## job 101
==> flow/design.v <==
module alu #(
    parameter INT_W  = 4,
    parameter FRAC_W = 6,
    parameter INST_W = 4,
    parameter DATA_W = INT_W + FRAC_W
)(
    input                     i_clk,
    input                     i_rst_n,
    input                     i_valid,
    input signed [DATA_W-1:0] i_data_a,
    input signed [DATA_W-1:0] i_data_b,
    input        [INST_W-1:0] i_inst,
    output                    o_valid,
    output       [DATA_W-1:0] o_data
);  
reg [DATA_W-1:0] o_data_w, o_data_r;
reg              o_valid_w, o_valid_r;
assign o_valid = o_valid_r;
assign o_data = o_data_r;
reg [9:0] o_data_t;  
wire signed [10:0] sum_temp;
assign sum_temp = {i_data_a[9],i_data_a} + {i_data_b[9],i_data_b};
wire signed [10:0] sub_temp;
assign sub_temp = {i_data_a[9],i_data_a} - {i_data_b[9],i_data_b};
wire signed [19:0] mult_temp;
wire signed [20:0] mult_rnd;
wire signed [14:0] mult_r;
assign mult_temp = i_data_a * i_data_b;
assign mult_rnd = $signed({mult_temp[19],mult_temp}) + $signed(21'd32);  
assign mult_r = mult_rnd[20:6];
wire signed [20:0] i_data_f;
wire signed [20:0] o_data_f;
wire signed [14:0] mult_f;
assign i_data_f = {{5{o_data_r[9]}},o_data_r,6'b0};
assign o_data_f = i_data_f + $signed({mult_temp[19],mult_temp}) + $signed(21'd32);
assign mult_f = o_data_f[20:6];
wire signed [10:0] tanh_pos;
wire signed [10:0] tanh_neg;
assign tanh_pos = ({i_data_a[9],i_data_a} + $signed(11'd33)) >>> 1;
assign tanh_neg = ({i_data_a[9],i_data_a} - $signed(11'd31)) >>> 1;
always@(*)begin
    o_data_t = 10'd0;
    case(i_inst)
        4'd0:begin  
            if (sum_temp > $signed(11'd511)) o_data_t = 10'b0111_1111_11;
            else if (sum_temp < $signed(-11'sd512)) o_data_t = 10'b1000_0000_00;
            else o_data_t = sum_temp[9:0];
        end
        4'd1:begin  
            if (sub_temp > $signed(11'd511)) o_data_t = 10'b0111_1111_11;
            else if (sub_temp < $signed(-11'sd512)) o_data_t = 10'b1000_0000_00;
            else o_data_t = sub_temp[9:0];
        end
        4'd2:begin  
            if (mult_r > $signed(15'd511)) o_data_t = 10'b0111_1111_11;
            else if (mult_r < $signed(-15'sd512)) o_data_t = 10'b1000_0000_00;
            else o_data_t = mult_r[9:0];
        end
        4'd3:begin  
            if (mult_f > $signed(15'd511)) o_data_t = 10'b0111_1111_11;
            else if (mult_f < $signed(-15'sd512)) o_data_t = 10'b1000_0000_00;
            else o_data_t = mult_f[9:0];
        end
        4'd4:begin  
            if(!i_data_a[9])begin
                if(i_data_a >= 10'b0001_1000_00) o_data_t = 10'b0001_0000_00;
                else if(i_data_a >= 10'b0000_1000_00) o_data_t = tanh_pos[9:0];
                else o_data_t = i_data_a;
            end
            else begin
                if(i_data_a >= 10'b1111_100000) o_data_t = i_data_a;
                else if(i_data_a >= 10'b1110_1000_00) o_data_t = tanh_neg[9:0];
                else o_data_t = 10'b1111_0000_00;
            end
        end
        4'd5:begin  
            o_data_t = i_data_a | (~i_data_b);
        end
        4'd6:begin  
            casez(i_data_a)
            10'b1???_????_??: o_data_t = 10'd0;
            10'b01??_????_??: o_data_t = 10'd1;
            10'b001?_????_??: o_data_t = 10'd2;
            10'b0001_????_??: o_data_t = 10'd3;
            10'b0000_1???_??: o_data_t = 10'd4;
            10'b0000_01??_??: o_data_t = 10'd5;
            10'b0000_001?_??: o_data_t = 10'd6;
            10'b0000_0001_??: o_data_t = 10'd7;
            10'b0000_0000_1?: o_data_t = 10'd8;
            10'b0000_0000_01: o_data_t = 10'd9;
            10'd0: o_data_t = 10'd10;
            endcase
        end
        4'd7:begin  
            casez(i_data_a)
            10'd0: o_data_t = 10'd0;
            10'b????_????_?1: o_data_t = 10'd0;
            10'b????_????_10: o_data_t = 10'd1;
            10'b????_???1_00: o_data_t = 10'd2;
            10'b????_??10_00: o_data_t = 10'd3;
            10'b????_?100_00: o_data_t = 10'd4;
            10'b????_1000_00: o_data_t = 10'd5;
            10'b???1_0000_00: o_data_t = 10'd6;
            10'b??10_0000_00: o_data_t = 10'd7;
            10'b?100_0000_00: o_data_t = 10'd8;
            10'b1000_0000_00: o_data_t = 10'd9;
            endcase
        end
        4'd8:begin  
            o_data_t = i_data_a[9] + i_data_a[8] +i_data_a[7] +i_data_a[6] +i_data_a[5] +i_data_a[4] +i_data_a[3] +i_data_a[2] +i_data_a[1] +i_data_a[0];
        end
        4'd9:begin  
            if(i_data_b == 10'd0) o_data_t = i_data_a;
            else if(i_data_b == 10'd1) o_data_t = {i_data_a[8:0],i_data_a[9]};
            else if(i_data_b == 10'd2) o_data_t = {i_data_a[7:0],i_data_a[9:8]};
            else if(i_data_b == 10'd3) o_data_t = {i_data_a[6:0],i_data_a[9:7]};
            else if(i_data_b == 10'd4) o_data_t = {i_data_a[5:0],i_data_a[9:6]};
            else if(i_data_b == 10'd5) o_data_t = {i_data_a[4:0],i_data_a[9:5]};
            else if(i_data_b == 10'd6) o_data_t = {i_data_a[3:0],i_data_a[9:4]};
            else if(i_data_b == 10'd7) o_data_t = {i_data_a[2:0],i_data_a[9:3]};
            else if(i_data_b == 10'd8) o_data_t = {i_data_a[1:0],i_data_a[9:2]};
            else   o_data_t = {i_data_a[0],i_data_a[9:1]};
        end
    endcase
end
always@(*) begin
    o_data_w = o_data_t;
    o_valid_w = (i_valid == 1'b1)? 1'b1:1'b0;
end
always@(posedge i_clk or negedge i_rst_n) begin
    if (!i_rst_n) begin
        o_data_r <= 'b0;
        o_valid_r <= 'b0;
    end 
    else begin
        if (i_valid) o_data_r <= o_data_w;
        o_valid_r <= o_valid_w;
    end
end
endmodule
Settings: LEC_CHECK=0, ABC_AREA=1, CAP_MARGIN=20, CORE_MARGIN=4, CORE_UTILIZATION=36, CTS_CLUSTER_DIAMETER=296, CTS_CLUSTER_SIZE=100, GPL_ROUTABILITY_DRIVEN=0, GPL_TIMING_DRIVEN=1, MAX_ROUTING_LAYER=met5, PLACE_DENSITY=0.75, SLEW_MARGIN=20, TNS_END_PERCENT=50; clock period 17.9 ns.
run.sh (not shown) runs the stock make flow with config.mk's settings and CLKGATE_MAP_FILE=.
Looking at the reports, job 101 completed the entire flow and the layout it produced met the timing, DRC and antenna checks.
Input changes introduced in job 102 (baseline for comparison: job 101):
Settings: removing CTS_CLUSTER_SIZE (formerly 100); removing TNS_END_PERCENT (formerly 50); removing GPL_TIMING_DRIVEN (formerly 1); changing CORE_UTILIZATION from 36 to 64; removing ABC_AREA (formerly 1); changing CORE_MARGIN from 4 to 2; removing PLACE_DENSITY (formerly 0.75); removing CTS_CLUSTER_DIAMETER (formerly 296); removing GPL_ROUTABILITY_DRIVEN (formerly 0); removing MAX_ROUTING_LAYER (formerly met5); changing the clock period (ns, I/O delays scaled along) from 17.9 to 16.9.
Notes after the runs:
Taking job 101 as the reference, in job 102 portion of the post-synthesis area used by sequential elements higher; area occupied by registers roughly the same; final design instance area without fill down about 9%. Comparing count of unique library cells instantiated by Yosys for job 101 and job 102, the smaller number came from job 101. The run showing the smaller post-layout period usage of the worst path is job 101. Job 102: worst setup timing slack at the placement stage is 1.73 ns lower than what job 101 reported.
Modified inputs, job 103 compared to job 102
Settings: CELL_PAD_IN_SITES_GLOBAL_PLACEMENT: unset -> 1; CORE_UTILIZATION: 64 -> 40; ABC_AREA: unset -> 1; the clock period (ns, I/O delays scaled along): 16.9 -> 17.5.
==> results <==
- Delta (job 103 minus job 102): wire length on met3 now sits lower; delay of the slowest cell on the worst path now sits at about the same level; compound-cell area share of the yosys netlist shrank by 12 points.
- Relative to job 102, global routing met3 resource utilization has decreased by 5.9 points in job 103.
- When job 103 is set beside job 102, its post-synthesis cell area turns out to be 8.2% larger.
- Synthesis-to-finish area growth: higher on job 103
- [compare] base=job 102 new=job 103: portion of the layout cell area used by non-clock buffers -0.53 points, number of placed instances with taps included +561.
For job 104, these inputs were changed with respect to job 103:
Settings: CELL_PAD_IN_SITES_GLOBAL_PLACEMENT no longer set, was 1; ABC_AREA no longer set, was 1; the clock period (ns, I/O delays scaled along) now 11.0, was 17.5.
[summary]
- Compare job 103 and job 104 | global-route total usage across every layer lower: job 103
- Job 104: critical path depth 22% below job 103
- Highest net fanout along the worst path (job 104 over job 103): decrease, 12
- Area growth from synthesis to layout ended up 2.6 points higher on job 104 than on job 103.
- Run comparison: job 104 startpoint of the worst setup timing path i_data_b[3]; job 103 startpoint of the worst setup timing path i_data_a[0]
- Total wirelength of the detailed-routed design | job 104 below job 103
- In job 104 relative to job 103, total number of placement rows had gone down by a few percent.
- Fraction of area in registers on job 104 is up relative to job 103.
- Between job 104 and job 103, it is job 104 whose first-pass GRT wire length is lower, by 1900 um.

* * *

exp/lagoon:
Starts from the design.v that is shown in full above.
==> flow/config.mk <==
export PLATFORM = sky130hd
export DESIGN_NAME = alu
export DESIGN_NICKNAME = alu
export VERILOG_FILES = /design/flow/design.v
export SDC_FILE = /design/flow/constraint.sdc
export NUM_CORES = 4
export LEC_CHECK = 0
export CAP_MARGIN = 20
export CORE_MARGIN = 2
export CORE_UTILIZATION = 71
export CTS_CLUSTER_SIZE = 10
export PLACE_DENSITY_LB_ADDON = 0.24
export SETUP_SLACK_MARGIN = -0.76
export SLEW_MARGIN = 20
==> flow/constraint.sdc <==
create_clock -name core_clock -period 7.9 [get_ports {i_clk}]
set_input_delay 1.5800 -clock core_clock [delete_from_list [all_inputs] [get_ports {i_clk}]]
set_output_delay 1.5800 -clock core_clock [all_outputs]
set_load 0.01 [all_outputs]
exp/lagoon did not finish; the tool stopped in global routing (5_1_grt) with error GRT-0116.
Changes in exp/pepper relative to exp/lagoon:
- CORE_UTILIZATION: 71 -> 72
- SETUP_SLACK_MARGIN: -0.76 -> -0.51
- CTS_CLUSTER_SIZE: 10 -> 25
- the clock period (ns, I/O delays scaled along): 7.9 -> 8.69
--- outcome ---
exp/lagoon did not finish; the tool stopped in global routing (5_1_grt) with error GRT-0116. exp/pepper failed in global routing (5_1_grt) with GRT-0232. Summary: with exp/lagoon as the reference, placed instance count in exp/pepper moved down slightly. exp/lagoon has higher floorplan die width than exp/pepper. Post-cts sizing count sits lower in exp/pepper than in exp/lagoon.
## Diff of input files: exp/nickel against exp/pepper
- changing CORE_UTILIZATION from 72 to 40
- removing PLACE_DENSITY_LB_ADDON (formerly 0.24)
- removing CTS_CLUSTER_SIZE (formerly 25)
- removing SETUP_SLACK_MARGIN (formerly -0.51)
- changing the clock period (ns, I/O delays scaled along) from 8.69 to 10.5
Findings:
The flow did not stop early for exp/nickel: all stages ran, and the layout cleared the timing, DRC and antenna checks.
When the final numbers for exp/nickel and exp/pepper were put side by side, the total core area turned out to be smaller in exp/pepper.
exp/nickel vs exp/pepper: core utilization at floorplan down in exp/nickel
Die size grows by more than half when moving from exp/pepper to exp/nickel.
Going from exp/pepper to exp/nickel, the vertical die size was found to have gone up by about 33%.
exp/pepper has a higher post-CTS setup buffer count than exp/nickel.
The inputs of exp/yarrow differ from those of exp/nickel as listed below.
- changing CORE_UTILIZATION from 40 to 66
- changing the clock period (ns, I/O delays scaled along) from 10.5 to 9.77
### Flow results
Higher met2 routing resource usage after global routing goes to exp/yarrow over exp/nickel. As of exp/yarrow, wire length had fallen by a few percent compared to exp/nickel. Compared with exp/nickel, exp/yarrow shows global-route usage over all layers higher by 16 points. Taking exp/nickel as the reference, in exp/yarrow number of cells after detailed placement went down, area growth from synthesis to layout went up.
